$ cat design/flow/design.v
`timescale 1ns / 1ps
module bcd(clk, rst, broj, desetice, jedinice);
   input clk;                                               
   input rst;                                               
   input  [7:0] broj;                                       
   output reg [3:0] desetice;                               
   output reg [3:0] jedinice;                               
   reg [15:0] shift;                                        
   reg [3:0] i;                                             
   reg [15:0] t;                                            
   always @(posedge clk)
   begin
      if (rst)
         i <= 4'd0;
      else
      begin
         t = shift;
         if (i == 0)                                        
         begin
            t[15:8] = 8'd0;
            t[7:0] = broj;
         end
         if (i < 8)                                         
         begin
            if (t[11:8] >= 5)                               
               t[11:8] = t[11:8] + 4'd3;                    
            if (t[15:12] >= 5)                              
               t[15:12] = t[15:12] + 4'd3;                  
            t = t << 1;                                     
            shift <= t;
            i <= i + 4'd1;
         end
         else                                               
         begin
            desetice <= shift[15:12];
            jedinice <= shift[11:8];
            i <= 4'd0;
         end
      end
   end
endmodule
`timescale 1ns / 1ps
module kosarka(
      input clk,                                            
      input rst,                                            
      input b0,b1,b2,b3,                                    
      input p0,p1,p2,                                       
      output a,b,c,d,e,f,g,dp,                              
      output [3:0] an                                       
    );
localparam [16:0] DIV_D = 17'd25;                           
localparam [28:0] DIV_V = 29'd500;                          
reg clkD,clkV;                                              
reg [16:0] brojacD;                                         
reg [28:0] brojacV;                                         
reg [7:0] vremeA,vremeB,rezulA,rezulB;                      
reg [3:0] displej;                                          
reg [6:0] s_seg;                                            
reg [3:0] cifra;                                            
reg stop;                                                   
wire [3:0] vremeAdesetice, vremeAjedinice, vremeBdesetice, vremeBjedinice;   
wire [3:0] rezulAdesetice, rezulAjedinice, rezulBdesetice, rezulBjedinice;   
reg stanjeB0, stanjeB1, stanjeB2, stanjeB3;                 
bcd bcd_vremeA(clk, rst, vremeA, vremeAdesetice, vremeAjedinice);
bcd bcd_vremeB(clk, rst, vremeB, vremeBdesetice, vremeBjedinice);            
bcd bcd_rezulA(clk, rst, rezulA, rezulAdesetice, rezulAjedinice);
bcd bcd_rezulB(clk, rst, rezulB, rezulBdesetice, rezulBjedinice);
wire tickD = (brojacD == DIV_D) && !clkD;                   
wire tickV = (brojacV == DIV_V) && !clkV;                   
reg n_stop, n_s0, n_s1, n_s2, n_s3;
reg [7:0] n_rezulA, n_rezulB;
reg [3:0] n_displej, n_cifra;
always @(*)
   begin
      n_stop = stop;
      n_s0 = stanjeB0; n_s1 = stanjeB1; n_s2 = stanjeB2; n_s3 = stanjeB3;
      n_rezulA = rezulA; n_rezulB = rezulB;
      n_displej = displej; n_cifra = cifra;
      if(vremeA==0 && vremeB==0)                            
         n_stop = 1'b1;                                     
      case({p2,cifra})
         5'b00111: begin n_displej = vremeBjedinice; n_cifra = 4'b1110; end
         5'b01110: begin n_displej = vremeBdesetice; n_cifra = 4'b1101; end   
         5'b01101: begin n_displej = vremeAjedinice; n_cifra = 4'b1011; end
         5'b01011: begin n_displej = vremeAdesetice; n_cifra = 4'b0111; end
         5'b10111: begin n_displej = rezulBjedinice; n_cifra = 4'b1110; end
         5'b11110: begin n_displej = rezulBdesetice; n_cifra = 4'b1101; end   
         5'b11101: begin n_displej = rezulAjedinice; n_cifra = 4'b1011; end
         5'b11011: begin n_displej = rezulAdesetice; n_cifra = 4'b0111; end
         default: ;
      endcase
      if(b0 == 1'b1)
         n_s0 = 1'b1;                                       
      if(n_s0==1'b1 && b0 == 1'b0)                          
      begin
         n_stop = ~n_stop;                                  
         n_s0 = 1'b0;
      end
      if(b1 == 1'b1)
         n_s1 = 1'b1;                                       
      if(n_s1==1'b1 && b1 == 1'b0)
      begin
         case({p1,p0})
            2'b00: n_rezulB = n_rezulB+8'd3;                
            2'b01: n_rezulB = n_rezulB-8'd3;
            2'b10: n_rezulA = n_rezulA+8'd3;
            2'b11: n_rezulA = n_rezulA-8'd3;
         endcase
         n_s1 = 1'b0;
      end
      if(b2 == 1'b1)
         n_s2 = 1'b1;                                       
      if(n_s2==1'b1 && b2 == 1'b0)
      begin
         case({p1,p0})
            2'b00: n_rezulB = n_rezulB+8'd2;                
            2'b01: n_rezulB = n_rezulB-8'd2;
            2'b10: n_rezulA = n_rezulA+8'd2;
            2'b11: n_rezulA = n_rezulA-8'd2;
         endcase
         n_s2 = 1'b0;
      end
      if(b3 == 1'b1)
         n_s3 = 1'b1;                                       
      if(n_s3==1'b1 && b3 == 1'b0)
      begin
         case({p1,p0})
            2'b00: n_rezulB = n_rezulB+8'd1;                
            2'b01: n_rezulB = n_rezulB-8'd1;
            2'b10: n_rezulA = n_rezulA+8'd1;
            2'b11: n_rezulA = n_rezulA-8'd1;
         endcase
         n_s3 = 1'b0;
      end
   end
always @(posedge clk)
   begin
      if (rst)
      begin
         clkD <= 1'b0; clkV <= 1'b0;
         brojacD <= 17'd0; brojacV <= 29'd0;
         vremeA <= 8'd40; vremeB <= 8'd0;                   
         rezulA <= 8'd0; rezulB <= 8'd0;
         displej <= 4'b0110;
         s_seg <= 7'd0;
         cifra <= 4'b1110;
         stop <= 1'b1;
         stanjeB0 <= 1'b0; stanjeB1 <= 1'b0; stanjeB2 <= 1'b0; stanjeB3 <= 1'b0;
      end
      else
      begin
         if(brojacD==DIV_D)                                 
         begin
            clkD <= ~clkD;
            brojacD <= 17'd1;
         end
         else
            brojacD <= brojacD+17'd1;
         if(brojacV==DIV_V)                                 
         begin
            clkV <= ~clkV;
            brojacV <= 29'd1;
         end
         else
            brojacV <= brojacV+29'd1;
         case(displej)
            4'd0 : s_seg <= 7'b1000000;                     
            4'd1 : s_seg <= 7'b1111001;                     
            4'd2 : s_seg <= 7'b0100100;                     
            4'd3 : s_seg <= 7'b0110000;                     
            4'd4 : s_seg <= 7'b0011001;                     
            4'd5 : s_seg <= 7'b0010010;                     
            4'd6 : s_seg <= 7'b0000010;                     
            4'd7 : s_seg <= 7'b1111000;                     
            4'd8 : s_seg <= 7'b0000000;                     
            4'd9 : s_seg <= 7'b0010000;                     
            default : s_seg <= 7'b1000000;                  
         endcase
         if (tickV)                                         
         begin
            if(stop==0)                                     
            begin
               if(vremeB==0)                                
               begin
                  vremeB <= 8'd59;                          
                  vremeA <= vremeA-8'd1;                    
               end
               else
                  vremeB <= vremeB-8'd1;
            end
         end
         if (tickD)                                         
         begin
            stop <= n_stop;
            stanjeB0 <= n_s0; stanjeB1 <= n_s1; stanjeB2 <= n_s2; stanjeB3 <= n_s3;
            rezulA <= n_rezulA; rezulB <= n_rezulB;
            displej <= n_displej;
            cifra <= n_cifra;
         end
      end
   end
assign an = cifra;
assign {g, f, e, d, c, b, a} = s_seg;                       
assign dp = 1'b1;                                           
endmodule
$ cat design/flow/run.sh
#!/bin/bash
# the make line also repeats each setting of config.mk as NAME=value (left out here)
make -C /OpenROAD-flow-scripts/flow DESIGN_CONFIG=/design/flow/config.mk WORK_HOME=/design/flow/orfs CLKGATE_MAP_FILE= finish
$ cat design/flow/config.mk
export PLATFORM = sky130hd
export DESIGN_NAME = kosarka
export DESIGN_NICKNAME = kosarka
export VERILOG_FILES = /design/flow/design.v
export SDC_FILE = /design/flow/constraint.sdc
export NUM_CORES = 4
export LEC_CHECK = 0
export ABC_AREA = 1
export CAP_MARGIN = 20
export CORE_MARGIN = 2
export CORE_UTILIZATION = 72
export CTS_CLUSTER_DIAMETER = 361
export CTS_CLUSTER_SIZE = 15
export PLACE_DENSITY_LB_ADDON = 0.07
export SETUP_SLACK_MARGIN = 0.65
export SLEW_MARGIN = 40
$ cat design/flow/constraint.sdc
create_clock -name core_clock -period 3.99 [get_ports {clk}]
set_input_delay 0.7980 -clock core_clock [delete_from_list [all_inputs] [get_ports {clk}]]
set_output_delay 0.7980 -clock core_clock [all_outputs]
set_load 0.01 [all_outputs]
==> results of run 1 <==
metrics by stage:
stage	utilization, %	std cells	setup TNS, ns
floorplan	-	1475	0
global placement	79.5	1753	-0.966
detailed placement	79.5	1753	-2.20
CTS	83.7	1798	0
global route	87.2	1818	0
finish	87.2	1818	0
routing by layer:
layer  vias to the layer above  track usage (%)  share of wire (%)
li1                       5109                -                  -
met5                         -                0                  0
met4                         0             10.6                6.5
met3                       256             4.75                9.6
met1                      5163             41.5                 36
met2                       782             58.2                 47
layout make-up:
cell class	count	area share, %
Clock buffer	28	3.45
Clock inverter	1	0.0634
Multi-Input combinational cell	1004	43.5
Timing Repair Buffer	126	7.53
Sequential cell	208	36.8
Tap cell	216	1.96
Inverter	235	6.65
what timing repair did:
action                                  CTS  global route
endpoints found under the setup margin   11            11
buffers inserted                         16            20
gates resized                            25           102
pin swaps                                27            75
==> impl_metrics.yaml, run 1 <==
# physical design summary
outcome:
  outcome: "no timing/DRC/antenna violations"
critical_path:
  setup.worst_path.start_class: "input pin"
  worst-path-stages: 31
  worstSetupEndpoint: "rezulA[6]"
  crit_path_end_kind: "register"
  path_buffers: 6
  path_max_fanout: 4
  critPathTopFamily: "simple AND/OR/NAND/NOR gates"
  crit_required_ns: 4.41
  r2r-end: "rezulA[6]"
  cp_slowest_cell: "fa_2"
  r2r_slack_ns: 0.42
  ff2ff_path_depth: 28
  crit_type: "input pin to register"
  crit_start: "p1"
  r2r_start: "rezulA[0]"
  cp.arrival_ns: 4.04
  cp_slowest_stage_delay_ns: 0.37
logic_synthesis:
  ys_async_sr_fraction_pct: 0
  syn-mean-instance-area_um2: 7.89
  synthTopCellsByCount: "317 x nand2_1, 215 x inv_1, 116 x dfxtp_1, 116 x nor2_1, 99 x nand3_1"
  ys.flop_type: "dfxtp_1"
  syn-instance-count: 1475
  ys_sh_xor_pct: 3.01
  yosys.area_share.aoi_pct: 11.9
  synthDominantCellAreaShare_pct: 23.7
  syn_nets: 1537
  synth-cells-yosys: 1475
  edf_count: 92
  yosys_register_bits: 208
  yosysMostFrequentCell: "nand2_1"
  simple_gate_area_share_pct: 26.8
  synthMuxAreaShare_pct: 0
  top_area_cell: "edfxtp_1"
  ys_chip_area_um2: 11600
  synth_warnings: 2
  topCellsByArea: "edfxtp_1 24%, dfxtp_1 20%, nand2_1 10%"
  adder_share_pct: 5.83
  ys_seq_share_pct: 43.7
  netlist_area_um2: 11600
  logic_family: "simple AND/OR/NAND/NOR gates"
  synth_cell_types: 62
clocking:
  root_buffer: "clkbuf_16"
  clock-sinks: 208
  htreeDepth: 1
  cts_hold_buf: 0
  cts_buffers: 17
  clkTransAtPathRegs_ns: 0.07
  cts_tree: "done"
  clockBufferDepth: 3
  worstSkewPairLatency_ns: 0.51
pwr:
  powerClk_mw: 1.58
  pwr-share-clk_pct: 35.0
  p_per_area_nw_per_um2: 327
  switchingPower_mw: 1.17
  p_comb_mw: 0.518
  pwr-share-seq_pct: 53.5
  p_int_mw: 3.34
  p_comb_share_pct: 11.5
  power_leader: "sequential cells"
  ir_worst_vdd_mv: 0.376
  power_mw: 4.51
  p_leak_nw: 5.82
  switching_share_pct: 26.0
  powerSeq_mw: 2.41
cells_and_area:
  finalInstanceArea_um2: 13800
  nets: 1654
  final-seq-area_um2: 5080
  nFillCells: 774
  logic_area_um2: 6010
  area_growth_syn_to_layout_pct: 18.7
hold_path:
  hp-start: "bcd_vremeB.shift[12]"
  min_to: "bcd_vremeB.desetice[0]"
  worstHoldPathCells: 0
  hold_class: "register to register"
timing:
  rsz0062_at_grt: "yes"
  whs_ns: 0.454
  fin_crit_ns: 3.63
  maxSlewViolCount: 0
  skew_ns: 0.0230
  final_hold_viol_count: 0
  final-setup-viol-count: 0
  max_slew_margin_pct: 44.5
  tightestPinTransition_ns: 0.826
  fmax_mhz: 276
  fin_crit_sh_pct: 90.9
  setup_ws_ns: 0.364
detailed_routing:
  drt_pass1_iterations: 9
  vias: 11300
  vias_per_cell: 6.22
  drtIter0Drc: 1384
  antennaDiodeCount: 0
  detail-route-antenna-nets: 0
  routed_wl_um: 33500
  drc: 0
  routedWlPerCell_um: 18.4
global_routing:
  grt_pass1_vias: 10000
  antenna_found_initial: 0
  track_usage_pct: 32.8
  globalRoute.totalOverflow: 0
  grt_pass1_wl_um: 47200
  grt_max_degree: 41
floorplanning:
  io-pin-count: 21
  coreArea_um2: 15800
  die_area_um2: 17200
  fp.dieW_um: 131
  initCoreUtil_pct: 73.5
  die_h_um: 131
  num_rows: 46
place:
  routabilityCongestion: 0.921
  postPlaceCellArea_um2: 12600
  port_buffers: 19
  dp_hpwl_um: 19700
  place_ws_ns: -0.399
job:
  warnings: 49
  cap_violations: 0
==> inputs of run 2 (changes only) <==
- ABC_AREA: 1 -> 0
- CAP_MARGIN: 20 -> 30
- CELL_PAD_IN_SITES_DETAIL_PLACEMENT: default -> 2
- CELL_PAD_IN_SITES_GLOBAL_PLACEMENT: default -> 3
- CORE_ASPECT_RATIO: default -> 1.19
- CORE_UTILIZATION: 72 -> 21
- CTS_CLUSTER_DIAMETER: 361 -> default
- CTS_CLUSTER_SIZE: 15 -> 14
- GPL_ROUTABILITY_DRIVEN: default -> 0
- HOLD_SLACK_MARGIN: default -> 0.01
- MAX_ROUTING_LAYER: default -> met5
- MIN_ROUTING_LAYER: default -> met2
- PLACE_DENSITY_LB_ADDON: 0.07 -> 0.04
- SETUP_SLACK_MARGIN: 0.65 -> default
- SLEW_MARGIN: 40 -> 25
- TNS_END_PERCENT: default -> 15
- clock period: 3.99 -> 7.27 ns (I/O delays scaled with it)
==> run 2 against run 1 <==
  * Die area rose to 3.4 times the previous value
  * Via count up 12%
  * Highest routed layer is now met5
  * Total power down 34%
  * Critical path type unchanged
  * First-iteration DRC count down 29%
  * Non-clock buffer count down 90
  * Count of clock-buffer cells in the layout up 9
  * Critical endpoint is now rezulB[7]
==> impl_metrics.yaml, run 2 <==
# physical design summary
clocking:
  worstSkewPairLatency_ns: 0.59
  post_cts_buffers: 0
  root_buffer: "clkbuf_16"
  htreeDepth: 1
  clock-sinks: 208
  clkTransAtPathRegs_ns: 0.06
  cts_tree: "done"
  cts_resized: 0
  cts_buffers: 29
  clockBufferDepth: 3
  cts_hold_buf: 0
detailed_routing:
  routedWlPerCell_um: 18.1
  antennaDiodeCount: 0
  drc: 0
  vias_per_cell: 6.17
  detail-route-antenna-nets: 0
  routed_wl_um: 37200
  drt_pass1_iterations: 5
  drtIter0Drc: 984
  vias: 12700
critical_path:
  ff2ff_path_depth: 17
  worstSetupEndpoint: "rezulB[7]"
  r2r_slack_ns: 2.54
  critPathTopFamily: "simple AND/OR/NAND/NOR gates"
  cp_slowest_stage_delay_ns: 0.50
  path_buffers: 1
  path_cells: "clkdlybuf4s50_1 -> nand2b_1 -> ha_1 -> a21o_1 -> maj3_1 -> xnor2_1 -> nand2_1 -> xnor2_1 -> ha_1 -> nor2b_1 -> nand4_1 -> nand4b_1 -> o21bai_1 -> nand4_1 -> o311ai_4 -> or4_1 -> mux2i_1 -> mux2i_1 -> mux2_1"
  r2r-end: "rezulB[7]"
  crit_start: "p1"
  crit_type: "input pin to register"
  path_max_fanout: 8
  setup.worst_path.start_class: "input pin"
  crit_path_end_kind: "register"
  cp.arrival_ns: 6.17
  cp_slowest_cell: "or4_1"
  crit_required_ns: 7.72
  worst-path-stages: 19
  r2r_start: "rezulB[1]"
logic_synthesis:
  ys_seq_share_pct: 43.4
  syn-mean-instance-area_um2: 8.99
  ys_sh_xor_pct: 7.54
  synthTopCellsByCount: "176 x nand2_1, 154 x nor2_1, 116 x dfxtp_1"
  top_area_cell: "edfxtp_1"
  synthMuxAreaShare_pct: 2.08
  synth-cells-yosys: 1303
  ys.flop_type: "dfxtp_1"
  synth_warnings: 2
  logic_family: "simple AND/OR/NAND/NOR gates"
  edf_count: 92
  ys_chip_area_um2: 11700
  syn-instance-count: 1303
  yosysMostFrequentCell: "nand2_1"
  adder_share_pct: 5.88
  topCellsByArea: "edfxtp_1 24%, dfxtp_1 20%, nand2_1 5.6%"
  synthDominantCellAreaShare_pct: 23.6
  yosys.area_share.aoi_pct: 12.3
  ys_async_sr_fraction_pct: 0
  yosys_register_bits: 208
  simple_gate_area_share_pct: 24.8
  syn_nets: 1365
  synth_cell_types: 88
  netlist_area_um2: 11700
cells_and_area:
  final_util_pct: 24.6
  area_growth_syn_to_layout_pct: 15.9
  nFillCells: 6271
  final-seq-area_um2: 5080
  logic_area_um2: 6170
  nets: 1369
pwr:
  switching_share_pct: 26.2
  p_per_area_nw_per_um2: 220
  ir_worst_vdd_mv: 0.161
  switchingPower_mw: 0.783
  powerSeq_mw: 1.33
  pwr-share-seq_pct: 44.4
  p_comb_share_pct: 8.3
  pwr-share-clk_pct: 47.3
  power_leader: "the clock network"
  powerClk_mw: 1.41
  p_int_mw: 2.20
  p_leak_nw: 4.92
  p_comb_mw: 0.247
  power_mw: 2.98
place:
  port_buffers: 19
  place_ws_ns: 1.01
  dp_hpwl_um: 25600
job:
  cap_violations: 0
  warnings: 46
hold_path:
  hold_class: "register to register"
  min_to: "bcd_rezulA.i[3]"
  hp-start: "bcd_rezulA.i[1]"
  worstHoldPathCells: 2
floorplanning:
  io-pin-count: 21
  die_area_um2: 57700
  initCoreUtil_pct: 21.2
  num_rows: 94
  fp.dieW_um: 220
  coreArea_um2: 55200
  die_h_um: 262
global_routing:
  grt_pass1_vias: 15200
  track_usage_pct: 19.6
  grt_pass1_wl_um: 58900
  globalRoute.totalOverflow: 0
  antenna_found_initial: 0
  grt_max_degree: 45
timing:
  fin_crit_ns: 5.72
  whs_ns: 0.443
  tightestPinTransition_ns: 0.796
  max_slew_margin_pct: 46.1
  fmax_mhz: 175
  tns_ns: 0
  rsz0062_at_grt: "no"
  final-setup-viol-count: 0
  setup_ws_ns: 1.55
  fin_crit_sh_pct: 78.6
  final_hold_viol_count: 0
  skew_ns: 0.0290
  maxSlewViolCount: 0
outcome:
  outcome: "no timing/DRC/antenna violations"
## run 2: layer usage
layer  vias to the layer above  wire, µm  GRT usage (%)
li1                       4557         -              -
met5                         -        35          0.583
met1                      4561         0              -
met2                      3452     21400           24.5
met4                         2       914           2.95
met3                        86     14800           25.9
## run 2: layout make-up
type	instances	area share, %
multi-input cells	987	45.4
flip-flops and latches	208	37.5
well taps	720	6.64
clock buffers	37	5.71
repair buffers	36	2.35
inverters	45	1.24
clock inverters	17	1.17
## run 2: through the flow
step | cells | area [µm²]
finish | 2050 | 13600
global route | 2050 | 13600
detailed placement | 1995 | 12600
CTS | 2049 | 13600
floorplan | 1303 | 11700
global placement | 1995 | 12600
==> inputs of run 3 (changes only) <==
- ABC_AREA: 0 -> 1
- CAP_MARGIN: 30 -> 20
- CELL_PAD_IN_SITES_DETAIL_PLACEMENT: 2 -> default
- CELL_PAD_IN_SITES_GLOBAL_PLACEMENT: 3 -> default
- CORE_ASPECT_RATIO: 1.19 -> default
- CORE_UTILIZATION: 21 -> 72
- CTS_CLUSTER_SIZE: 14 -> 15
- GPL_ROUTABILITY_DRIVEN: 0 -> default
- HOLD_SLACK_MARGIN: 0.01 -> default
- MAX_ROUTING_LAYER: met5 -> default
- MIN_ROUTING_LAYER: met2 -> default
- PLACE_DENSITY_LB_ADDON: 0.04 -> 0.07
- SETUP_SLACK_MARGIN: default -> 0.53
- SLEW_MARGIN: 25 -> 20
- TNS_END_PERCENT: 15 -> default
- clock period: 7.27 -> 3.99 ns (I/O delays scaled with it)
==> run 3 against run 2 <==
  * Still clean
  * Sequential share of layout area down 0.76 points
  * Worst setup slack worse by 1.0 ns
  * Combinational power increased by 100%
  * Clock skew is 0.013 ns lower
  * Critical endpoint is now rezulA[6]
  * Largest power group is now sequential cells
==> impl_metrics.yaml, run 3 <==
# physical design summary
critical_path:
  crit_start: "p1"
  cp_slowest_stage_delay_ns: 0.36
  critPathTopFamily: "simple AND/OR/NAND/NOR gates"
  r2r-end: "rezulA[6]"
  cp_slowest_cell: "ha_1"
  crit_type: "input pin to register"
  worst-path-stages: 31
  cp_common_cell: "nand2_1"
  cp.arrival_ns: 3.86
  crit_required_ns: 4.38
  crit_path_end_kind: "register"
  r2r_start: "rezulA[2]"
  ff2ff_path_depth: 22
  setup.worst_path.start_class: "input pin"
  r2r_slack_ns: 0.57
  worstSetupEndpoint: "rezulA[6]"
  path_max_fanout: 4
  path_buffers: 6
place:
  place_inst: 1762
  routabilityCongestion: 0.922
  dp_hpwl_um: 19600
  place_ws_ns: -0.382
  port_buffers: 19
logic_synthesis:
  syn-instance-count: 1475
  syn-mean-instance-area_um2: 7.89
  synth-cells-yosys: 1475
  netlist_area_um2: 11600
  ys_async_sr_fraction_pct: 0
  ys.flop_type: "dfxtp_1"
  edf_count: 92
  adder_share_pct: 5.83
  ys_sh_xor_pct: 3.01
  synthDominantCellAreaShare_pct: 23.7
  yosys.area_share.aoi_pct: 11.9
  topCellsByArea: "edfxtp_1 24%, dfxtp_1 20%, nand2_1 10%"
  synth_cell_types: 62
  logic_family: "simple AND/OR/NAND/NOR gates"
  yosysMostFrequentCell: "nand2_1"
  top_area_cell: "edfxtp_1"
  synthMuxAreaShare_pct: 0
  synth_warnings: 2
  ys_seq_share_pct: 43.7
  syn_nets: 1537
  synthTopCellsByCount: "317 x nand2_1, 215 x inv_1, 116 x dfxtp_1, 116 x nor2_1, 99 x nand3_1"
  ys_chip_area_um2: 11600
  simple_gate_area_share_pct: 26.8
  yosys_register_bits: 208
timing:
  fin_crit_sh_pct: 86.9
  maxSlewViolCount: 0
  rsz0062_at_grt: "yes"
  final_hold_viol_count: 0
  fmax_mhz: 288
  max_slew_margin_pct: 35.8
  fin_crit_ns: 3.47
  tightestPinTransition_ns: 0.956
  setup_ws_ns: 0.522
  final-setup-viol-count: 0
  skew_ns: 0.0163
clocking:
  htreeDepth: 1
  clock-sinks: 208
  cts_tree: "done"
  root_buffer: "clkbuf_16"
  cts_hold_buf: 0
  clockBufferDepth: 3
  clkTransAtPathRegs_ns: 0.06
  worstSkewPairLatency_ns: 0.53
  cts_buffers: 22
detailed_routing:
  antennaDiodeCount: 0
  drc: 0
  vias_per_cell: 6.07
  drt_pass1_iterations: 6
  routed_wl_um: 31200
  vias: 11100
  drtIter0Drc: 1217
  detail-route-antenna-nets: 0
  routedWlPerCell_um: 17.1
hold_path:
  hp-start: "vremeA[3]"
  min_to: "vremeA[3]"
  hold_class: "register to register"
  worstHoldPathCells: 2
pwr:
  switchingPower_mw: 1.30
  powerSeq_mw: 2.41
  power_leader: "sequential cells"
  switching_share_pct: 25.0
  p_leak_nw: 5.88
  powerClk_mw: 2.29
  p_per_area_nw_per_um2: 375
  ir_worst_vdd_mv: 0.390
  p_int_mw: 3.90
  pwr-share-seq_pct: 46.4
  pwr-share-clk_pct: 44.0
  p_comb_mw: 0.499
  p_comb_share_pct: 9.6
global_routing:
  globalRoute.totalOverflow: 0
  grt_pass1_vias: 10400
  grt_max_degree: 41
  use_met1_pct: 42.2
  gr-usage-met3_pct: 5.40
  grt_use_met2_pct: 59.0
  track_usage_pct: 33.5
  grt_pass1_wl_um: 48300
  grt-busiest-layer: "met2"
  antenna_found_initial: 0
floorplanning:
  die_h_um: 131
  io-pin-count: 21
  coreArea_um2: 15800
  initCoreUtil_pct: 73.5
  num_rows: 46
  fp.dieW_um: 131
  die_area_um2: 17200
cells_and_area:
  nets: 1653
  area_growth_syn_to_layout_pct: 19.1
  nFillCells: 811
  instances_no_fill: 1823
outcome:
  outcome: "no timing/DRC/antenna violations"
job:
  warnings: 49
  cap_violations: 0
run 3: timing repair:
item                                    4_1_cts  5_1_grt
pin swaps                                    10       38
gates resized                                11       63
setup buffers                                14        7
endpoints found under the setup margin       10       10
run 3: layout make-up:
type,count,area [µm²],area share [%]
Tap cell,216,270,1.95
Timing Repair Buffer,120,970,7.00
Clock buffer,27,621,4.48
Inverter,235,903,6.52
Clock inverter,13,204,1.47
Sequential cell,208,5090,36.7
Multi-Input combinational cell,1004,5800,41.9
run 3: layer usage:
layer	vias up	wire length, µm	part of all wire (%)
li1	5125	-	-
met1	5108	11900	38
met2	670	15200	49
met3	160	2770	8.9
met4	0	1380	4.4
met5	-	0	0
run 3: through the flow:
stage	area (µm²)	hold WS [ns]	power, mW	TNS, ns	utilization [%]
6_report	13900	0.459	5.20	0	87.6
5_1_grt	13900	0.463	5.35	0	87.6
4_1_cts	13600	0.458	5.17	0	85.9
3_5_place_dp	12700	0.441	2.91	-2.75	79.9
3_3_place_gp	12700	0.436	2.87	-1.12	79.9
2_1_floorplan	11700	0.426	2.77	0	-
==> inputs of run 4 (changes only) <==
- ABC_AREA: 1 -> default
- CORE_UTILIZATION: 72 -> 58
- CTS_CLUSTER_SIZE: 15 -> 63
- PLACE_DENSITY_LB_ADDON: 0.07 -> default
- SETUP_SLACK_MARGIN: 0.53 -> 1.48
- TNS_END_PERCENT: default -> 5
- clock period: 3.99 -> 5.58 ns (I/O delays scaled with it)
==> run 4 against run 3 <==
  * Critical endpoint is now rezulB[7]
  * Worst setup slack gained 0.55 ns
  * Worst hold slack improved by 0.0031 ns
  * Sequential power fell by 29%
  * Utilization down 21 points
  * Total power fell by 33%
  * Still clean on timing, DRC and antenna
  * Synthesized cell count fell by 12%
  * Count of clock-buffer cells in the layout rose by 7
==> impl_metrics.yaml, run 4 <==
# physical design summary
outcome:
  outcome: "no timing/DRC/antenna violations"
place:
  routabilityCongestion: 0.836
  postPlaceCellArea_um2: 12200
  dp_hpwl_um: 16900
  place_ws_ns: 0.0827
  port_buffers: 19
logic_synthesis:
  edf_count: 92
  ys_seq_share_pct: 43.4
  synthDominantCellAreaShare_pct: 23.6
  simple_gate_area_share_pct: 24.8
  ys_sh_xor_pct: 7.54
  topCellsByArea: "edfxtp_1 24%, dfxtp_1 20%, nand2_1 5.6%"
  top_area_cell: "edfxtp_1"
  syn_nets: 1365
  ys.flop_type: "dfxtp_1"
  ys_chip_area_um2: 11700
  synth_warnings: 2
  syn-instance-count: 1303
  synthMuxAreaShare_pct: 2.08
  logic_family: "simple AND/OR/NAND/NOR gates"
  adder_share_pct: 5.88
  synthTopCellsByCount: "176 x nand2_1, 154 x nor2_1, 116 x dfxtp_1"
  yosys_register_bits: 208
  yosys.area_share.aoi_pct: 12.3
  synth-cells-yosys: 1303
  netlist_area_um2: 11700
  ys_async_sr_fraction_pct: 0
  synth_cell_types: 88
  syn-mean-instance-area_um2: 8.99
  yosysMostFrequentCell: "nand2_1"
hold_path:
  min_to: "bcd_rezulB.i[3]"
  hp-start: "bcd_rezulB.i[1]"
  hold_class: "register to register"
  worstHoldPathCells: 2
cells_and_area:
  area_growth_syn_to_layout_pct: 12.0
  finalInstanceArea_um2: 13100
  nets: 1383
clocking:
  cts_buffers: 22
  htreeDepth: 1
  cts_hold_buf: 0
  worstSkewPairLatency_ns: 0.50
  clockBufferDepth: 3
  root_buffer: "clkbuf_16"
  cts_tree: "done"
  clock-sinks: 208
  clkTransAtPathRegs_ns: 0.06
floorplanning:
  fp.dieW_um: 146
  num_rows: 51
  initCoreUtil_pct: 59.6
  coreArea_um2: 19700
  io-pin-count: 21
  die_area_um2: 21300
  die_h_um: 146
timing:
  max_slew_margin_pct: 41.0
  tightestPinTransition_ns: 0.885
  fin_crit_ns: 4.51
  final_hold_viol_count: 0
  maxSlewViolCount: 0
  tns_ns: 0
  fmax_mhz: 222
  skew_ns: 0.0102
  final-setup-viol-count: 0
  rsz0062_at_grt: "yes"
  fin_crit_sh_pct: 80.8
  setup_ws_ns: 1.07
critical_path:
  cp_slowest_cell: "or4_4"
  cp_slowest_stage_delay_ns: 0.47
  crit_type: "input pin to register"
  path_max_fanout: 4
  crit_required_ns: 5.95
  cp.arrival_ns: 4.89
  setup.worst_path.start_class: "input pin"
  crit_path_end_kind: "register"
  ff2ff_path_depth: 15
  path_buffers: 2
  critPathTopFamily: "simple AND/OR/NAND/NOR gates"
  worst-path-stages: 19
  r2r_start: "rezulB[1]"
  r2r-end: "rezulB[7]"
  crit_start: "p1"
  path_cells: "buf_6 -> nand2b_4 -> ha_4 -> a21o_1 -> maj3_2 -> xnor2_2 -> nand2_1 -> xnor2_2 -> ha_4 -> buf_6 -> or3_4 -> a21oi_2 -> nor3b_2 -> xnor2_2 -> nand2b_4 -> or4_4 -> mux2i_2 -> mux2i_1 -> mux2_1"
  cp_common_cell: "xnor2_2"
  worstSetupEndpoint: "rezulB[7]"
  r2r_slack_ns: 1.36
job:
  warnings: 51
  cap_violations: 0
detailed_routing:
  detail-route-antenna-nets: 0
  vias_per_cell: 5.64
  drt_pass1_iterations: 5
  drc: 0
  drtIter0Drc: 439
  vias: 9038
  routedWlPerCell_um: 15.1
  antennaDiodeCount: 0
  routed_wl_um: 24200
pwr:
  p_comb_share_pct: 8.9
  power_mw: 3.49
  pwr-share-clk_pct: 41.8
  switchingPower_mw: 0.814
  switching_share_pct: 23.3
  ir_worst_vdd_mv: 0.203
  p_per_area_nw_per_um2: 266
  powerClk_mw: 1.46
  pwr-share-seq_pct: 49.3
  p_comb_mw: 0.311
  powerSeq_mw: 1.72
  p_leak_nw: 4.98
  p_int_mw: 2.68
  power_leader: "sequential cells"
global_routing:
  grt_pass1_vias: 8734
  grt_pass1_wl_um: 41500
  antenna_found_initial: 0
  grt_max_degree: 36
  track_usage_pct: 22.9
  globalRoute.totalOverflow: 0
run 4: metal layers:
| metal | share of wire [%] | track usage [%] | routed length (µm) |
|---|---|---|---|
| met5 | 0 | 0 | 0 |
| met4 | 2.0 | 5.58 | 491 |
| met3 | 3.2 | 2.75 | 770 |
| met2 | 47 | 38.0 | 11300 |
| met1 | 48 | 32.1 | 11600 |
run 4: final cells by class:
cell class | count | area [µm²]
fillers | 1685 | 6530
multi-input cells | 987 | 6310
flip-flops and latches | 208 | 5080
clock buffers | 34 | 678
repair buffers | 57 | 485
well taps | 265 | 332
inverters | 45 | 169
clock inverters | 6 | 58.8
run 4: stage by stage:
step	std cells	hold WS, ns	util, %
finish	1602	0.462	66.8
CTS	1599	0.458	66.4
floorplan	1303	0.432	-
detailed placement	1551	0.448	61.9
global route	1602	0.488	66.8
global placement	1551	0.439	61.9
run 4: what timing repair did:
item / CTS / global route
pin swaps: 16 / 17
buffers inserted: 8 / 3
hold endpoints to repair: 0 / 0
gates resized: 28 / 10
endpoints found under the setup margin: 9 / 8
==> inputs of run 5 (changes only) <==
- ABC_AREA: default -> 0
- CAP_MARGIN: 20 -> 0
- CORE_UTILIZATION: 58 -> 21
- CTS_CLUSTER_SIZE: 63 -> default
- GPL_ROUTABILITY_DRIVEN: default -> 1
- HOLD_SLACK_MARGIN: default -> 0.28
- MIN_ROUTING_LAYER: default -> met2
- PLACE_DENSITY_LB_ADDON: default -> 0.06
- SETUP_SLACK_MARGIN: 1.48 -> default
- TNS_END_PERCENT: 5 -> 15
- clock period: 5.58 -> 11.4 ns (I/O delays scaled with it)
==> run 5 against run 4 <==
  * Synthesized area stayed put
  * Worst setup slack better by 3.2 ns
  * Global-route usage is 6.0 points lower
  * Via count is 37% higher
  * First-iteration DRC count went up to 2.6 times the previous value
  * Total power is 47% lower
  * Largest power group is now the clock network
==> impl_metrics.yaml, run 5 <==
# physical design summary
place:
  place_inst: 2017
  port_buffers: 19
  dp_hpwl_um: 20900
  routabilityCongestion: 0.828
  place_ws_ns: 3.86
  postPlaceCellArea_um2: 12600
critical_path:
  ff2ff_path_depth: 15
  crit_required_ns: 11.87
  path_buffers: 3
  crit_type: "input pin to register"
  r2r_start: "rezulA[1]"
  setup.worst_path.start_class: "input pin"
  crit_start: "p0"
  worst-path-stages: 19
  cp_slowest_stage_delay_ns: 0.56
  path_cells: "clkdlybuf4s50_1 -> buf_4 -> nand2_1 -> ha_1 -> a21oi_1 -> and3_1 -> o21ai_0 -> xnor2_1 -> ha_1 -> inv_1 -> a31oi_1 -> a21oi_1 -> nor3_1 -> xor2_1 -> nand3_1 -> or3_1 -> a21oi_2 -> mux2i_1 -> mux2_1"
  r2r_slack_ns: 6.82
  path_max_fanout: 27
  worstSetupEndpoint: "rezulA[7]"
  cp.arrival_ns: 7.57
  cp_slowest_cell: "nand2_1"
  crit_path_end_kind: "register"
  critPathTopFamily: "simple AND/OR/NAND/NOR gates"
  r2r-end: "rezulA[7]"
logic_synthesis:
  yosysMostFrequentCell: "nand2_1"
  syn-instance-count: 1303
  logic_family: "simple AND/OR/NAND/NOR gates"
  synthDominantCellAreaShare_pct: 23.6
  ys_seq_share_pct: 43.4
  ys_chip_area_um2: 11700
  netlist_area_um2: 11700
  ys.flop_type: "dfxtp_1"
  topCellsByArea: "edfxtp_1 24%, dfxtp_1 20%, nand2_1 5.6%"
  edf_count: 92
  yosys_register_bits: 208
  yosys.area_share.aoi_pct: 12.3
  top_area_cell: "edfxtp_1"
  simple_gate_area_share_pct: 24.8
  syn_nets: 1365
  syn-mean-instance-area_um2: 8.99
  ys_sh_xor_pct: 7.54
  ys_async_sr_fraction_pct: 0
  adder_share_pct: 5.88
  synth_warnings: 2
  synth-cells-yosys: 1303
  synth_cell_types: 88
  synthTopCellsByCount: "176 x nand2_1, 154 x nor2_1, 116 x dfxtp_1"
  synthMuxAreaShare_pct: 2.08
cells_and_area:
  finalInstanceArea_um2: 13500
  final_util_pct: 24.5
  area_growth_syn_to_layout_pct: 15.4
  nets: 1361
  instances_no_fill: 2070
pwr:
  ir_worst_vdd_mv: 0.112
  p_int_mw: 1.38
  p_leak_nw: 4.87
  p_comb_mw: 0.151
  pwr-share-seq_pct: 45.5
  power_mw: 1.86
  switching_share_pct: 25.9
  p_per_area_nw_per_um2: 138
  p_comb_share_pct: 8.1
  powerSeq_mw: 0.845
  pwr-share-clk_pct: 46.4
  power_leader: "the clock network"
  switchingPower_mw: 0.482
  powerClk_mw: 0.863
clocking:
  post_cts_buffers: 0
  clkTransAtPathRegs_ns: 0.06
  cts_hold_buf: 0
  cts_resized: 0
  clockBufferDepth: 3
  worstSkewPairLatency_ns: 0.59
  htreeDepth: 1
  cts_tree: "done"
  root_buffer: "clkbuf_16"
  cts_buffers: 28
  clock-sinks: 208
global_routing:
  grt_pass1_vias: 13800
  grt_pass1_wl_um: 51000
  grt-busiest-layer: "met3"
  globalRoute.totalOverflow: 0
  track_usage_pct: 16.9
  antenna_found_initial: 0
  use_met1_pct: 0
  gr-usage-met3_pct: 23.5
  grt_use_met2_pct: 19.9
  grt_max_degree: 48
floorplanning:
  initCoreUtil_pct: 21.3
  fp.dieW_um: 240
  die_area_um2: 57700
  num_rows: 86
  coreArea_um2: 55100
  die_h_um: 240
  io-pin-count: 21
detailed_routing:
  vias_per_cell: 6.00
  drtIter0Drc: 1146
  drt_pass1_iterations: 5
  drc: 0
  routedWlPerCell_um: 15.4
  vias: 12400
  detail-route-antenna-nets: 0
  routed_wl_um: 31900
hold_path:
  hp-start: "bcd_rezulA.i[1]"
  min_to: "bcd_rezulA.i[3]"
  hold_class: "register to register"
  worstHoldPathCells: 2
timing:
  max_slew_margin_pct: 27.3
  fmax_mhz: 141
  final-setup-viol-count: 0
  tightestPinTransition_ns: 1.08
  skew_ns: 0.0207
  maxSlewViolCount: 0
  final_hold_viol_count: 0
  tns_ns: 0
  setup_ws_ns: 4.30
  fin_crit_ns: 7.10
  rsz0062_at_grt: "no"
  fin_crit_sh_pct: 62.3
  whs_ns: 0.451
job:
  warnings: 46
  cap_violations: 0
outcome:
  outcome: "no timing/DRC/antenna violations"
[run 5: final cells by class]
| cell class | instances | area, µm² |
|---|---|---|
| clock inverter | 12 | 111 |
| antenna | 1 | 2.50 |
| sequential | 208 | 5080 |
| multi-input combinational | 987 | 6160 |
| tap | 748 | 936 |
| fill | 6054 | 41600 |
| timing repair buffer | 29 | 263 |
| inverter | 45 | 169 |
| clock buffer | 40 | 786 |
[run 5: routing by layer]
| metal | vias up | wire, µm |
|---|---|---|
| li1 | 4543 | - |
| met3 | 133 | 13400 |
| met1 | 4550 | 0 |
| met4 | 0 | 1240 |
| met2 | 3197 | 17300 |
| met5 | - | 0 |
==> inputs of run 6 (changes only) <==
- ABC_AREA: 0 -> 1
- CORE_UTILIZATION: 21 -> 72
- CTS_CLUSTER_SIZE: default -> 41
- HOLD_SLACK_MARGIN: 0.28 -> -0.1
- MIN_ROUTING_LAYER: met2 -> met1
- SETUP_SLACK_MARGIN: default -> 0.77
- SLEW_MARGIN: 20 -> 0
- TNS_END_PERCENT: 15 -> 100
- clock period: 11.4 -> 3.99 ns (I/O delays scaled with it)
==> run 6 against run 5 <==
  * Still clean on timing, DRC and antenna
  * Count of clock-buffer cells in the layout decreased by 11
  * Worst setup slack got worse by 3.9 ns
  * Global-route usage increased by 19 points
  * Combinational power increased to 3.4 times the previous value
  * Worst hold slack improved by 0.011 ns
  * Synthesized area decreased by 0.64%
  * Register-to-register slack got worse by 6.4 ns
  * Final area increased by 3.8%
  * Largest power group is now sequential cells
==> impl_metrics.yaml, run 6 <==
# physical design summary
outcome:
  outcome: "no timing/DRC/antenna violations"
logic_synthesis:
  ys_sh_xor_pct: 3.01
  ys.flop_type: "dfxtp_1"
  yosys_register_bits: 208
  netlist_area_um2: 11600
  syn_nets: 1537
  yosys.area_share.aoi_pct: 11.9
  synth_warnings: 2
  synthMuxAreaShare_pct: 0
  ys_seq_share_pct: 43.7
  syn-mean-instance-area_um2: 7.89
  adder_share_pct: 5.83
  synthDominantCellAreaShare_pct: 23.7
  synth-cells-yosys: 1475
  syn-instance-count: 1475
  top_area_cell: "edfxtp_1"
  ys_async_sr_fraction_pct: 0
  yosysMostFrequentCell: "nand2_1"
  ys_chip_area_um2: 11600
  edf_count: 92
  topCellsByArea: "edfxtp_1 24%, dfxtp_1 20%, nand2_1 10%"
  synthTopCellsByCount: "317 x nand2_1, 215 x inv_1, 116 x dfxtp_1, 116 x nor2_1, 99 x nand3_1"
  logic_family: "simple AND/OR/NAND/NOR gates"
  simple_gate_area_share_pct: 26.8
  synth_cell_types: 62
floorplanning:
  num_rows: 46
  fp.dieW_um: 131
  die_area_um2: 17200
  io-pin-count: 21
  die_h_um: 131
  coreArea_um2: 15800
  initCoreUtil_pct: 73.5
detailed_routing:
  drt_pass1_iterations: 6
  antennaDiodeCount: 0
  drc: 0
  vias_per_cell: 6.11
  vias: 11200
  routedWlPerCell_um: 18.0
  detail-route-antenna-nets: 0
  routed_wl_um: 33000
  drtIter0Drc: 1269
cells_and_area:
  nets: 1665
  nFillCells: 734
  finalInstanceArea_um2: 14000
  area_growth_syn_to_layout_pct: 20.6
critical_path:
  setup.worst_path.start_class: "input pin"
  worstSetupEndpoint: "rezulB[6]"
  crit_type: "input pin to register"
  path_buffers: 9
  crit_start: "p1"
  r2r_slack_ns: 0.45
  crit_required_ns: 4.37
  cp_slowest_stage_delay_ns: 0.41
  path_max_fanout: 4
  cp_slowest_cell: "fa_2"
  r2r-end: "rezulA[6]"
  r2r_start: "rezulA[0]"
  crit_path_end_kind: "register"
  worst-path-stages: 30
  critPathTopFamily: "adder cells"
  ff2ff_path_depth: 28
  cp.arrival_ns: 3.98
pwr:
  power_leader: "sequential cells"
  p_leak_nw: 6.00
  power_mw: 5.21
  p_per_area_nw_per_um2: 372
  ir_worst_vdd_mv: 0.405
  powerSeq_mw: 2.42
  switching_share_pct: 25.4
  p_comb_share_pct: 9.8
  powerClk_mw: 2.29
  p_int_mw: 3.89
  p_comb_mw: 0.511
  switchingPower_mw: 1.32
  pwr-share-seq_pct: 46.3
  pwr-share-clk_pct: 43.9
global_routing:
  grt_pass1_vias: 10800
  track_usage_pct: 35.6
  globalRoute.totalOverflow: 0
  grt_pass1_wl_um: 50800
  grt_max_degree: 38
  antenna_found_initial: 0
place:
  postPlaceCellArea_um2: 12700
  port_buffers: 19
  routabilityCongestion: 0.926
  dp_hpwl_um: 19500
timing:
  tns_ns: 0
  skew_ns: 0.0117
  tightestPinTransition_ns: 0.909
  max_slew_margin_pct: 39.3
  fmax_mhz: 277
  whs_ns: 0.462
  rsz0062_at_grt: "yes"
  fin_crit_ns: 3.61
  maxSlewViolCount: 0
  final_hold_viol_count: 0
  final-setup-viol-count: 0
  fin_crit_sh_pct: 90.4
clocking:
  cts_buffers: 23
  clkTransAtPathRegs_ns: 0.06
  root_buffer: "clkbuf_16"
  worstSkewPairLatency_ns: 0.53
  htreeDepth: 1
  clock-sinks: 208
  clockBufferDepth: 3
  cts_tree: "done"
hold_path:
  hp-start: "bcd_vremeA.i[0]"
  hold_class: "register to register"
  worstHoldPathCells: 1
  min_to: "bcd_vremeA.i[0]"
job:
  warnings: 49
  cap_violations: 0
run 6: layout make-up:
cell class	count	area, µm²	share of cell area, %
flip-flops and latches	208	5080	36.2
clock buffers	29	649	4.63
repair buffers	131	1080	7.67
inverters	235	908	6.47
well taps	216	270	1.93
multi-input cells	1004	5870	41.8
clock inverters	13	173	1.23
run 6: per-stage QoR:
stage	instances	setup slack [ns]	util (%)
3_3_place_gp	1762	-0.226	79.9
6_report	1836	0.384	88.6
2_1_floorplan	1475	0.424	-
5_1_grt	1836	0.206	88.6
3_5_place_dp	1762	-0.386	79.9
4_1_cts	1831	0.679	87.5
run 6: layer usage:
layer	part of all wire [%]	wire (µm)	vias up	track usage (%)
met4	5.5	1830	0	16.5
met2	49	16000	697	62.9
li1	-	-	5163	-
met1	37	12200	5188	42.5
met5	0	0	-	0
met3	8.7	2870	179	6.10
run 6: timing repair:
item / 4_1_cts / 5_1_grt
endpoints found under the setup margin: 11 / 10
pin swaps: 44 / 40
setup buffers: 27 / 5
gates cloned: 0 / 0
gates resized: 54 / 37
hold buffers: 0 / 0
==> inputs of run 7 (changes only) <==
- CORE_UTILIZATION: 72 -> 60
- CTS_CLUSTER_SIZE: 41 -> default
- HOLD_SLACK_MARGIN: -0.1 -> 0.28
- SETUP_SLACK_MARGIN: 0.77 -> default
- SLEW_MARGIN: 0 -> 20
- TNS_END_PERCENT: 100 -> 15
- clock period: 3.99 -> 5.23 ns (I/O delays scaled with it)
==> run 7 against run 6 <==
  * Still clean
  * Die area is 19% higher
  * Non-clock buffer count is 100 lower
  * Total power is 29% lower
  * Register-to-register slack better by 1.2 ns
  * Clock skew is 0.0029 ns lower
==> impl_metrics.yaml, run 7 <==
# physical design summary
outcome:
  outcome: "no timing/DRC/antenna violations"
logic_synthesis:
  logic_family: "simple AND/OR/NAND/NOR gates"
  synth_warnings: 2
  ys_async_sr_fraction_pct: 0
  yosys.area_share.aoi_pct: 11.9
  syn-mean-instance-area_um2: 7.89
  edf_count: 92
  ys_seq_share_pct: 43.7
  ys.flop_type: "dfxtp_1"
  syn-instance-count: 1475
  netlist_area_um2: 11600
  topCellsByArea: "edfxtp_1 24%, dfxtp_1 20%, nand2_1 10%"
  synthDominantCellAreaShare_pct: 23.7
  synth_cell_types: 62
  synthMuxAreaShare_pct: 0
  synthTopCellsByCount: "317 x nand2_1, 215 x inv_1, 116 x dfxtp_1, 116 x nor2_1, 99 x nand3_1"
  adder_share_pct: 5.83
  top_area_cell: "edfxtp_1"
  ys_chip_area_um2: 11600
  yosysMostFrequentCell: "nand2_1"
  synth-cells-yosys: 1475
  ys_sh_xor_pct: 3.01
  syn_nets: 1537
  yosys_register_bits: 208
  simple_gate_area_share_pct: 26.8
critical_path:
  crit_type: "input pin to register"
  ff2ff_path_depth: 25
  setup.worst_path.start_class: "input pin"
  cp.arrival_ns: 4.77
  path_max_fanout: 17
  critPathTopFamily: "simple AND/OR/NAND/NOR gates"
  cp_slowest_stage_delay_ns: 0.58
  worstSetupEndpoint: "rezulB[6]"
  crit_path_end_kind: "register"
  worst-path-stages: 27
  r2r_slack_ns: 1.64
  cp_common_cell: "nand2_1"
  crit_start: "p0"
  crit_required_ns: 5.59
  path_buffers: 6
  cp_slowest_cell: "clkdlybuf4s50_1"
  r2r-end: "rezulB[6]"
  r2r_start: "rezulB[0]"
detailed_routing:
  detail-route-antenna-nets: 0
  routed.top_layer: "met4"
  antennaDiodeCount: 0
  drt_pass1_iterations: 6
  vias: 9638
  met1_length_um: 11400
  vias_per_cell: 5.42
  wl_met2_um: 11700
  met3_length_um: 1020
  drc: 0
  drtIter0Drc: 596
  routed_wl_um: 24700
  routedWlPerCell_um: 13.9
floorplanning:
  num_rows: 50
  coreArea_um2: 18900
  io-pin-count: 21
  fp.dieW_um: 143
  initCoreUtil_pct: 61.6
  die_h_um: 143
  die_area_um2: 20500
clocking:
  cts_resized: 0
  root_buffer: "clkbuf_16"
  cts_tree: "done"
  clkTransAtPathRegs_ns: 0.06
  clock-sinks: 208
  cts_hold_buf: 0
  post_cts_buffers: 0
  htreeDepth: 1
  worstSkewPairLatency_ns: 0.50
  cts_buffers: 23
  clockBufferDepth: 3
timing:
  skew_ns: 0.00881
  rsz0062_at_grt: "no"
  final_hold_viol_count: 0
  fin_crit_ns: 4.41
  tightestPinTransition_ns: 0.907
  fmax_mhz: 227
  setup_ws_ns: 0.822
  whs_ns: 0.457
  maxSlewViolCount: 0
  tns_ns: 0
  max_slew_margin_pct: 39.4
  final-setup-viol-count: 0
  fin_crit_sh_pct: 84.3
global_routing:
  antenna_found_initial: 0
  grt_pass1_wl_um: 41400
  grt_max_degree: 41
  grt_pass1_vias: 8868
  globalRoute.totalOverflow: 0
  track_usage_pct: 24.6
cells_and_area:
  nets: 1565
  instances_no_fill: 1779
  finalInstanceArea_um2: 12800
  final_util_pct: 67.9
  area_growth_syn_to_layout_pct: 10.2
place:
  place_inst: 1738
  port_buffers: 19
  postPlaceCellArea_um2: 12100
  place_ws_ns: 0.380
  dp_hpwl_um: 17700
  routabilityCongestion: 0.897
pwr:
  switchingPower_mw: 0.895
  p_comb_mw: 0.319
  p_comb_share_pct: 8.6
  p_leak_nw: 5.37
  ir_worst_vdd_mv: 0.269
  p_int_mw: 2.80
  powerSeq_mw: 1.84
  pwr-share-clk_pct: 41.7
  power_mw: 3.70
  switching_share_pct: 24.2
  power_leader: "sequential cells"
  powerClk_mw: 1.54
  pwr-share-seq_pct: 49.7
  p_per_area_nw_per_um2: 288
job:
  warnings: 46
  cap_violations: 0
hold_path:
  hp-start: "bcd_vremeA.shift[15]"
  min_to: "bcd_vremeA.desetice[3]"
  hold_class: "register to register"
  worstHoldPathCells: 0
==> run 7: layout make-up <==
| cell class | count | area [µm²] |
|---|---|---|
| repair buffers | 31 | 275 |
| fillers | 1613 | 6070 |
| well taps | 260 | 325 |
| clock inverters | 16 | 130 |
| inverters | 235 | 887 |
| multi-input cells | 1004 | 5530 |
| flip-flops and latches | 208 | 5080 |
| clock buffers | 25 | 583 |
==> run 7: layer usage <==
metal,vias to the layer above,GRT usage (%)
li1,4940,-
met5,-,0
met2,191,42.2
met3,49,2.95
met1,4458,32.7
met4,0,7.53
==> inputs of run 8 (changes only) <==
- ABC_AREA: 1 -> 0
- CAP_MARGIN: 0 -> 30
- CELL_PAD_IN_SITES_GLOBAL_PLACEMENT: default -> 3
- CORE_UTILIZATION: 60 -> 21
- CTS_CLUSTER_SIZE: default -> 14
- HOLD_SLACK_MARGIN: 0.28 -> default
- MIN_ROUTING_LAYER: met1 -> met2
- SLEW_MARGIN: 20 -> 30
- clock period: 5.23 -> 7.27 ns (I/O delays scaled with it)
==> run 8 against run 7 <==
  * Die area grew to 2.8 times the previous value
  * Highest routed layer is now met5
  * Sequential share of layout area is 2.1 points lower
  * Via count increased by 30%
  * Clock skew rose by 0.025 ns
  * Final area grew 5.6%
  * Critical endpoint is now rezulB[7]
  * Worst setup slack better by 0.48 ns
==> impl_metrics.yaml, run 8 <==
# physical design summary
pwr:
  pwr-share-clk_pct: 45.7
  pwr-share-seq_pct: 45.9
  p_comb_mw: 0.242
  switchingPower_mw: 0.754
  switching_share_pct: 26.2
  p_comb_share_pct: 8.4
  powerSeq_mw: 1.32
  p_per_area_nw_per_um2: 213
  p_int_mw: 2.13
  power_mw: 2.88
  power_leader: "sequential cells"
  powerClk_mw: 1.32
  ir_worst_vdd_mv: 0.154
  p_leak_nw: 4.89
hold_path:
  min_to: "stanjeB3"
  worstHoldPathCells: 2
  hp-start: "stanjeB3"
  hold_class: "register to register"
clocking:
  cts_buffers: 28
  htreeDepth: 1
  clockBufferDepth: 3
  cts_hold_buf: 0
  clock-sinks: 208
  cts_tree: "done"
  post_cts_buffers: 0
  cts_resized: 0
  worstSkewPairLatency_ns: 0.58
  clkTransAtPathRegs_ns: 0.06
  root_buffer: "clkbuf_16"
job:
  cap_violations: 0
  warnings: 46
place:
  port_buffers: 19
  routabilityCongestion: 0.756
  dp_hpwl_um: 22800
detailed_routing:
  routed_wl_um: 34000
  drtIter0Drc: 1111
  vias: 12600
  vias_per_cell: 6.05
  drc: 0
  routedWlPerCell_um: 16.4
  drt_pass1_iterations: 8
  detail-route-antenna-nets: 0
timing:
  fmax_mhz: 168
  whs_ns: 0.448
  fin_crit_ns: 5.97
  rsz0062_at_grt: "no"
  maxSlewViolCount: 0
  fin_crit_sh_pct: 82.1
  final_hold_viol_count: 0
  tightestPinTransition_ns: 0.818
  skew_ns: 0.0342
  tns_ns: 0
  final-setup-viol-count: 0
  max_slew_margin_pct: 45.4
logic_synthesis:
  top_area_cell: "edfxtp_1"
  ys_async_sr_fraction_pct: 0
  logic_family: "simple AND/OR/NAND/NOR gates"
  topCellsByArea: "edfxtp_1 24%, dfxtp_1 20%, nand2_1 5.6%"
  simple_gate_area_share_pct: 24.8
  syn_nets: 1365
  syn-mean-instance-area_um2: 8.99
  synth-cells-yosys: 1303
  ys_chip_area_um2: 11700
  yosysMostFrequentCell: "nand2_1"
  synth_cell_types: 88
  synthMuxAreaShare_pct: 2.08
  ys_sh_xor_pct: 7.54
  netlist_area_um2: 11700
  ys_seq_share_pct: 43.4
  synthTopCellsByCount: "176 x nand2_1, 154 x nor2_1, 116 x dfxtp_1"
  adder_share_pct: 5.88
  syn-instance-count: 1303
  edf_count: 92
  yosys_register_bits: 208
  synthDominantCellAreaShare_pct: 23.6
  synth_warnings: 2
  yosys.area_share.aoi_pct: 12.3
  ys.flop_type: "dfxtp_1"
floorplanning:
  die_area_um2: 57700
  die_h_um: 240
  io-pin-count: 21
  coreArea_um2: 55100
  fp.dieW_um: 240
  initCoreUtil_pct: 21.3
  num_rows: 86
critical_path:
  cp.arrival_ns: 6.43
  r2r-end: "rezulB[7]"
  critPathTopFamily: "simple AND/OR/NAND/NOR gates"
  worst-path-stages: 20
  crit_type: "input pin to register"
  r2r_start: "rezulB[1]"
  path_cells: "clkdlybuf4s50_1 -> nand2b_1 -> buf_4 -> inv_1 -> buf_4 -> maj3_1 -> xnor2_1 -> nand2_1 -> xnor2_1 -> ha_1 -> nor2b_1 -> nand4_1 -> nand4b_1 -> o21bai_1 -> nand4_1 -> o311ai_4 -> or4_1 -> mux2i_1 -> mux2i_1 -> mux2_1"
  path_max_fanout: 20
  cp_slowest_stage_delay_ns: 0.76
  crit_required_ns: 7.73
  r2r_slack_ns: 2.71
  path_buffers: 4
  worstSetupEndpoint: "rezulB[7]"
  ff2ff_path_depth: 17
  cp_slowest_cell: "clkdlybuf4s50_1"
  crit_start: "p1"
  crit_path_end_kind: "register"
  setup.worst_path.start_class: "input pin"
cells_and_area:
  area_growth_syn_to_layout_pct: 15.6
  nFillCells: 6021
  final-seq-area_um2: 5080
  logic_area_um2: 6170
  nets: 1368
global_routing:
  grt_pass1_vias: 14000
  globalRoute.totalOverflow: 0
  antenna_found_initial: 0
  grt_pass1_wl_um: 52900
  grt_max_degree: 45
  track_usage_pct: 17.8
outcome:
  outcome: "no timing/DRC/antenna violations"
[run 8: area by class of cell]
type,instances,area share (%)
Multi-Input combinational cell,987,45.6
Sequential cell,208,37.6
Tap cell,748,6.91
Clock buffer,36,5.47
Timing Repair Buffer,36,2.33
Inverter,45,1.25
Clock inverter,16,0.878
Antenna cell,1,0.0185
[run 8: per-stage QoR]
stage | std cells | worst slack [ns] | area (µm²) | util [%]
6_report | 2077 | 1.30 | 13500 | 24.6
5_1_grt | 2076 | 0.839 | 13500 | 24.6
4_1_cts | 2076 | 1.38 | 13500 | 24.6
3_5_place_dp | 2024 | 0.767 | 12700 | 23.0
3_3_place_gp | 2024 | 0.764 | 12700 | 23.0
2_1_floorplan | 1303 | 1.29 | 11700 | -
[run 8: routing by layer]
layer	part of all wire (%)	up-vias	global-route usage (%)
met1	0	4569	-
met3	45	115	26.3
li1	-	4564	-
met5	0.094	-	1.04
met4	3.3	2	2.71
met2	52	3316	19.9
==> inputs of run 9 (changes only) <==
- ABC_AREA: 0 -> default
- CAP_MARGIN: 30 -> 20
- CELL_PAD_IN_SITES_GLOBAL_PLACEMENT: 3 -> default
- CORE_UTILIZATION: 21 -> 58
- CTS_CLUSTER_SIZE: 14 -> default
- GPL_ROUTABILITY_DRIVEN: 1 -> default
- MIN_ROUTING_LAYER: met2 -> default
- PLACE_DENSITY_LB_ADDON: 0.06 -> default
- SETUP_SLACK_MARGIN: default -> 1.48
- SLEW_MARGIN: 30 -> 20
- TNS_END_PERCENT: 15 -> 75
- clock period: 7.27 -> 10.0 ns (I/O delays scaled with it)
==> run 9 against run 8 <==
  * Synthesized cell count did not move
  * Sequential power fell by 27%
  * Clock power fell by 36%
  * Sequential share of layout area rose by 2.2 points
  * Worst hold slack improved by 0.011 ns
  * Final cell count fell by 24%
  * Final area fell by 5.6%
  * Total power fell by 31%
  * Routed wire length fell by 30%
  * Combinational power fell by 32%
==> impl_metrics.yaml, run 9 <==
# physical design summary
timing:
  fin_crit_sh_pct: 71.5
  fin_crit_ns: 7.15
  final-setup-viol-count: 0
  fmax_mhz: 140
  tns_ns: 0
  rsz0062_at_grt: "no"
  final_hold_viol_count: 0
  tightestPinTransition_ns: 0.913
  maxSlewViolCount: 0
  skew_ns: 0.00681
  setup_ws_ns: 2.85
  max_slew_margin_pct: 38.7
pwr:
  switchingPower_mw: 0.476
  ir_worst_vdd_mv: 0.131
  p_int_mw: 1.50
  p_comb_share_pct: 8.3
  switching_share_pct: 24.1
  p_leak_nw: 4.80
  power_leader: "sequential cells"
  p_comb_mw: 0.164
  pwr-share-seq_pct: 48.7
  pwr-share-clk_pct: 43.0
  powerSeq_mw: 0.962
  p_per_area_nw_per_um2: 155
  powerClk_mw: 0.850
cells_and_area:
  instances_no_fill: 1577
  final-seq-area_um2: 5080
  nets: 1356
  nFillCells: 1735
  logic_area_um2: 6160
  final_util_pct: 65.0
  finalInstanceArea_um2: 12800
  area_growth_syn_to_layout_pct: 9.08
critical_path:
  crit_path_end_kind: "register"
  r2r-end: "rezulB[7]"
  crit_required_ns: 10.40
  setup.worst_path.start_class: "input pin"
  path_cells: "clkdlybuf4s50_1 -> buf_4 -> nand2b_1 -> inv_1 -> maj3_1 -> xnor2_1 -> nand2_1 -> xnor2_1 -> ha_1 -> nor2b_1 -> nand4_1 -> nand4b_1 -> o21bai_1 -> nand4_1 -> o311ai_4 -> or4_1 -> mux2i_1 -> mux2i_1 -> mux2_1"
  ff2ff_path_depth: 17
  crit_type: "input pin to register"
  cp.arrival_ns: 7.54
  path_max_fanout: 29
  path_buffers: 3
  cp_slowest_cell: "nand2b_1"
  critPathTopFamily: "simple AND/OR/NAND/NOR gates"
  worstSetupEndpoint: "rezulB[7]"
  r2r_slack_ns: 5.47
  worst-path-stages: 19
  r2r_start: "rezulB[1]"
  crit_start: "p1"
  cp_slowest_stage_delay_ns: 0.70
clocking:
  root_buffer: "clkbuf_16"
  worstSkewPairLatency_ns: 0.52
  clkTransAtPathRegs_ns: 0.06
  htreeDepth: 1
  cts_buffers: 24
  cts_tree: "done"
  post_cts_buffers: 0
  cts_hold_buf: 0
  clockBufferDepth: 3
  clock-sinks: 208
  cts_resized: 0
detailed_routing:
  routed_wl_um: 23800
  vias_per_cell: 5.68
  detail-route-antenna-nets: 0
  vias: 8959
  drtIter0Drc: 467
  drc: 0
  routedWlPerCell_um: 15.1
  drt_pass1_iterations: 4
  antennaDiodeCount: 0
logic_synthesis:
  yosysMostFrequentCell: "nand2_1"
  syn-instance-count: 1303
  synth_cell_types: 88
  yosys.area_share.aoi_pct: 12.3
  syn-mean-instance-area_um2: 8.99
  adder_share_pct: 5.88
  synth_warnings: 2
  synthTopCellsByCount: "176 x nand2_1, 154 x nor2_1, 116 x dfxtp_1"
  logic_family: "simple AND/OR/NAND/NOR gates"
  simple_gate_area_share_pct: 24.8
  ys_chip_area_um2: 11700
  ys_seq_share_pct: 43.4
  synthMuxAreaShare_pct: 2.08
  yosys_register_bits: 208
  ys_sh_xor_pct: 7.54
  synthDominantCellAreaShare_pct: 23.6
  ys.flop_type: "dfxtp_1"
  edf_count: 92
  netlist_area_um2: 11700
  topCellsByArea: "edfxtp_1 24%, dfxtp_1 20%, nand2_1 5.6%"
  top_area_cell: "edfxtp_1"
  synth-cells-yosys: 1303
  ys_async_sr_fraction_pct: 0
  syn_nets: 1365
place:
  routabilityCongestion: 0.854
  place_ws_ns: 2.42
  dp_hpwl_um: 15800
  postPlaceCellArea_um2: 12000
  place_inst: 1533
  port_buffers: 19
global_routing:
  grt_max_degree: 76
  grt_pass1_wl_um: 40400
  track_usage_pct: 22.3
  grt_pass1_vias: 8283
  antenna_found_initial: 0
  globalRoute.totalOverflow: 0
floorplanning:
  coreArea_um2: 19700
  initCoreUtil_pct: 59.6
  die_area_um2: 21300
  num_rows: 51
  io-pin-count: 21
  die_h_um: 146
  fp.dieW_um: 146
hold_path:
  hold_class: "register to register"
  min_to: "stanjeB3"
  hp-start: "stanjeB3"
  worstHoldPathCells: 2
job:
  cap_violations: 0
  warnings: 48
outcome:
  outcome: "no timing/DRC/antenna violations"
[run 9: layer usage]
layer	vias to the layer above	part of all wire (%)	wire length, µm	track usage, %
met4	0	3.2	761	8.11
met1	4143	49	11600	32.0
li1	4578	-	-	-
met5	-	0	0	0
met2	175	44	10500	34.4
met3	63	4.3	1030	3.56
[run 9: final cells by class]
cell class,count,share of cell area (%)
flip-flops and latches,208,39.8
well taps,265,2.60
clock inverters,11,0.774
inverters,45,1.32
multi-input cells,987,48.2
clock buffers,33,5.29
repair buffers,28,1.98
[run 9: stage by stage]
step | total power [mW] | hold WS [ns]
finish | 1.98 | 0.459
global route | 2.06 | 0.489
CTS | 2.00 | 0.458
detailed placement | 1.14 | 0.450
global placement | 1.14 | 0.437
floorplan | 1.11 | 0.432
==> inputs of run 10 (changes only) <==
- ABC_AREA: default -> 1
- CAP_MARGIN: 20 -> 40
- CORE_UTILIZATION: 58 -> 71
- CTS_CLUSTER_SIZE: default -> 39
- HOLD_SLACK_MARGIN: default -> 0.28
- PLACE_DENSITY: default -> 0.95
- SETUP_SLACK_MARGIN: 1.48 -> 0.53
- TNS_END_PERCENT: 75 -> default
- clock period: 10.0 -> 3.99 ns (I/O delays scaled with it)
==> run 10 against run 9 <==
  * Synthesized cell count grew 13%
  * The flow now stops in global routing
  * Synthesized area fell by 0.64%
  * Die area fell by 18%
==> impl_metrics.yaml, run 10 <==
# implementation run metrics
floorplanning:
  io-pin-count: 21
  coreArea_um2: 15900
  die_area_um2: 17400
  initCoreUtil_pct: 73.0
  num_rows: 46
  die_h_um: 132
  fp.dieW_um: 132
logic_synthesis:
  adder_share_pct: 5.83
  yosys.area_share.aoi_pct: 11.9
  ys_sh_xor_pct: 3.01
  topCellsByArea: "edfxtp_1 24%, dfxtp_1 20%, nand2_1 10%"
  synthDominantCellAreaShare_pct: 23.7
  synth_warnings: 2
  yosysMostFrequentCell: "nand2_1"
  synth-cells-yosys: 1475
  syn-instance-count: 1475
  ys_chip_area_um2: 11600
  top_area_cell: "edfxtp_1"
  logic_family: "simple AND/OR/NAND/NOR gates"
  simple_gate_area_share_pct: 26.8
  ys.flop_type: "dfxtp_1"
  yosys_register_bits: 208
  ys_seq_share_pct: 43.7
  synth_cell_types: 62
  ys_async_sr_fraction_pct: 0
  synthTopCellsByCount: "317 x nand2_1, 215 x inv_1, 116 x dfxtp_1, 116 x nor2_1, 99 x nand3_1"
  synthMuxAreaShare_pct: 0
  edf_count: 92
  syn-mean-instance-area_um2: 7.89
  netlist_area_um2: 11600
  syn_nets: 1537
place:
  port_buffers: 19
  postPlaceCellArea_um2: 12600
  dp_hpwl_um: 21000
  routabilityCongestion: 0.985
clocking:
  clockBufferDepth: 3
  htreeDepth: 1
  cts_hold_buf: 0
  clock-sinks: 208
  cts_buffers: 22
  root_buffer: "clkbuf_16"
outcome:
  lastStage: "global routing"
  outcome: "did not finish"
run 10: through the flow:
stage | worst slack (ns) | TNS (ns) | cells | utilization, % | hold WS, ns
floorplan | 0.424 | 0 | 1475 | - | 0.426
global placement | -0.206 | -0.955 | 1751 | 78.8 | 0.436
detailed placement | -0.344 | -2.25 | 1751 | 78.8 | 0.437
CTS | 0.507 | 0 | 1809 | 84.5 | 0.463
run 10: repair_timing:
item / in CTS
setup buffers: 18
hold endpoints to repair: 0
resized: 35
pin swaps: 24
endpoints found under the setup margin: 10
Power is estimated from default activity; no workload was simulated.
